==> 10-09: inputs <==
// mem_ram
module mem_ram (input clk, wren, 
                input [3:0] d11,input [3:0] d12,input [3:0] d13,input [3:0] d14,input [3:0] d15,input [3:0] d16,input [3:0] d17,input [3:0]d18,
					 input [3:0] d21,input [3:0] d22,input [3:0] d23,input [3:0] d24,input [3:0] d25,input [3:0] d26,input [3:0] d27,input [3:0]d28,
					 input [3:0] d31,input [3:0] d32,input [3:0] d33,input [3:0] d34,input [3:0] d35,input [3:0] d36,input [3:0] d37,input [3:0]d38,
					 input [3:0] d41,input [3:0] d42,input [3:0] d43,input [3:0] d44,input [3:0] d45,input [3:0] d46,input [3:0] d47,input [3:0]d48,
					 input [3:0] r1,input [3:0] r2,
					 input [3:0] r3,input [3:0] r4,
					 output [11:0] w_sum11,
					 output [11:0] w_sum12,
					 output [11:0] w_sum13,
					 output [11:0] w_sum14,
					 output [11:0] w_sum15,
					 output [11:0] w_sum16,
					 output [11:0] w_sum17,
					 output [11:0] w_sum18
					 );
clock: 6.66 ns
lec_check: 0
abc_area: 1
cap_margin: 20
core_margin: 10
core_utilization: 40
cts_cluster_diameter: 51
gpl_routability_driven: 0
hold_slack_margin: 0.26
min_routing_layer: met1
place_density: 0.74
slew_margin: 20
tns_end_percent: 85
run.sh (not shown) runs the stock make flow with config.mk's settings and CLKGATE_MAP_FILE=.
==> 06-18 (differences from 10-09) <==
==> flow/config.mk (replaced) <==
export PLATFORM = sky130hd
export DESIGN_NAME = mem_ram
export DESIGN_NICKNAME = mem_ram
export VERILOG_FILES = /design/flow/design.v
export SDC_FILE = /design/flow/constraint.sdc
export NUM_CORES = 4
export LEC_CHECK = 0
export CAP_MARGIN = 20
export CORE_MARGIN = 2
export CORE_UTILIZATION = 70
export CTS_CLUSTER_SIZE = 36
export HOLD_SLACK_MARGIN = 0.3
export SLEW_MARGIN = 30
==> flow/constraint.sdc (replaced) <==
create_clock -name core_clock -period 6.89 [get_ports {clk}]
set_input_delay 1.3780 -clock core_clock [delete_from_list [all_inputs] [get_ports {clk}]]
set_output_delay 1.3780 -clock core_clock [all_outputs]
set_load 0.01 [all_outputs]
==> 01-12 (differences from 10-09) <==
==> flow/config.mk (replaced) <==
export PLATFORM = sky130hd
export DESIGN_NAME = mem_ram
export DESIGN_NICKNAME = mem_ram
export VERILOG_FILES = /design/flow/design.v
export SDC_FILE = /design/flow/constraint.sdc
export NUM_CORES = 4
export LEC_CHECK = 0
export ABC_AREA = 1
export CAP_MARGIN = 20
export CORE_MARGIN = 2
export CORE_UTILIZATION = 57
export CTS_CLUSTER_SIZE = 75
export PLACE_DENSITY_LB_ADDON = 0.12
export SLEW_MARGIN = 20
==> flow/constraint.sdc (replaced) <==
create_clock -name core_clock -period 5.35 [get_ports {clk}]
set_input_delay 1.0700 -clock core_clock [delete_from_list [all_inputs] [get_ports {clk}]]
set_output_delay 1.0700 -clock core_clock [all_outputs]
set_load 0.01 [all_outputs]
==> 11-03 (differences from 10-09) <==
==> flow/config.mk (replaced) <==
export PLATFORM = sky130hd
export DESIGN_NAME = mem_ram
export DESIGN_NICKNAME = mem_ram
export VERILOG_FILES = /design/flow/design.v
export SDC_FILE = /design/flow/constraint.sdc
export NUM_CORES = 4
export LEC_CHECK = 0
export CAP_MARGIN = 20
export CORE_ASPECT_RATIO = 1.94
export CORE_MARGIN = 2
export CORE_UTILIZATION = 40
export CTS_CLUSTER_DIAMETER = 329
export CTS_CLUSTER_SIZE = 44
export SLEW_MARGIN = 35
==> flow/constraint.sdc (replaced) <==
create_clock -name core_clock -period 10.0 [get_ports {clk}]
set_input_delay 2.0000 -clock core_clock [delete_from_list [all_inputs] [get_ports {clk}]]
set_output_delay 2.0000 -clock core_clock [all_outputs]
set_load 0.01 [all_outputs]
==> impl_metrics.yaml <==
# flow metrics
run_status:
  outcome: "complete, no violations"
die:
  chipHeight_um: 329.5
  taps: 726
timing:
  hold_violations: 0
place:
  post_dp_cell_area_um2: 25120
cells_and_area:
  comb_cells: 1422
setup_path:
  cp.arrival_ns: 7.58
the above is filed under 11-03

==> impl_metrics.yaml <==
# flow metrics
run_status:
  outcome: "complete, but fails checks"
  violatedChecks: "setup timing"
timing:
  setup_viol: 72
  hold_violations: 0
  setup_ws_ns: -1.307
die:
  chipHeight_um: 203.2
cells_and_area:
  comb_cells: 1511
the above is filed under 01-12

==> impl_metrics.yaml <==
# flow metrics
run_status:
  outcome: "complete, but fails checks"
  violatedChecks: "setup timing"
timing:
  setup_viol: 63
  setup_ws_ns: -0.4504
  hold_violations: 0
cells_and_area:
  comb_cells: 1511
place:
  post_dp_cell_area_um2: 27230
the above is filed under 10-09

==> impl_metrics.yaml <==
# yosys + openroad results
run_status:
  stop_stage: "global routing"
  outcome: "did not finish"
die:
  chipHeight_um: 180.7
clock_tree:
  h-tree-depth: 4
  ctsHoldBuffers: 0
synth:
  top_cells_by_count: "575 x inv_1, 384 x fa_1, 348 x and2_1"
  synth.distinct_cells: 41
place:
  post_dp_cell_area_um2: 26210
the above is filed under 06-18



==> job 1872: inputs <==
Starting RTL as in the previous note.
export LEC_CHECK = 0
export CAP_MARGIN = 0
export CORE_MARGIN = 2
export CORE_UTILIZATION = 70
export CTS_CLUSTER_DIAMETER = 51
export CTS_CLUSTER_SIZE = 36
export SLEW_MARGIN = 30
create_clock -name core_clock -period 6.89 [get_ports {clk}]
==> job 4317 (differences from job 1872) <==
Settings changed: CORE_UTILIZATION 70 to 68, CTS_CLUSTER_DIAMETER 51 to 28, CTS_CLUSTER_SIZE 36 to 37, HOLD_SLACK_MARGIN set to -0.09, SETUP_SLACK_MARGIN set to 0.54, SLEW_MARGIN 30 to 20.
==> flow/constraint.sdc (replaced) <==
create_clock -name core_clock -period 6.67 [get_ports {clk}]
set_input_delay 1.3340 -clock core_clock [delete_from_list [all_inputs] [get_ports {clk}]]
set_output_delay 1.3340 -clock core_clock [all_outputs]
set_load 0.01 [all_outputs]
==> qor.yml <==
die_x_um: 181
coreArea_um2: 30700
postPlaceCellArea_um2: 26200
dp.cells: 2902
yosysUniqueCellTypes: 41
dp_hpwl_mm: 43.0
die_area_um2: 32600
flow.stopped_at: "global routing"
place_congestion: 0.908
cts_setup_buffers: 57
postCtsResizedCells: 563
rows: 64
die_h_um: 181
status: "aborted with a tool error"
xor_share_pct: 1.36
cts_buffers: 17
post-place-ws_ns: -1.42
fp_util_pct: 71.2
the above is filed under job 1872

==> qor.yml <==
violations: "negative setup slack"
fp_util_pct: 69.1
rows: 65
place_congestion: 0.897
status: "complete, but fails checks"
post-place-ws_ns: -1.53
postPlaceCellArea_um2: 26700
coreArea_um2: 31600
setup_slack_ns: -1.79
die_area_um2: 33600
cts_setup_buffers: 42
dp.cells: 2938
setup_violations: 64
postCtsResizedCells: 634
die_x_um: 183
cts_buffers: 17
die_h_um: 183
the above is filed under job 4317

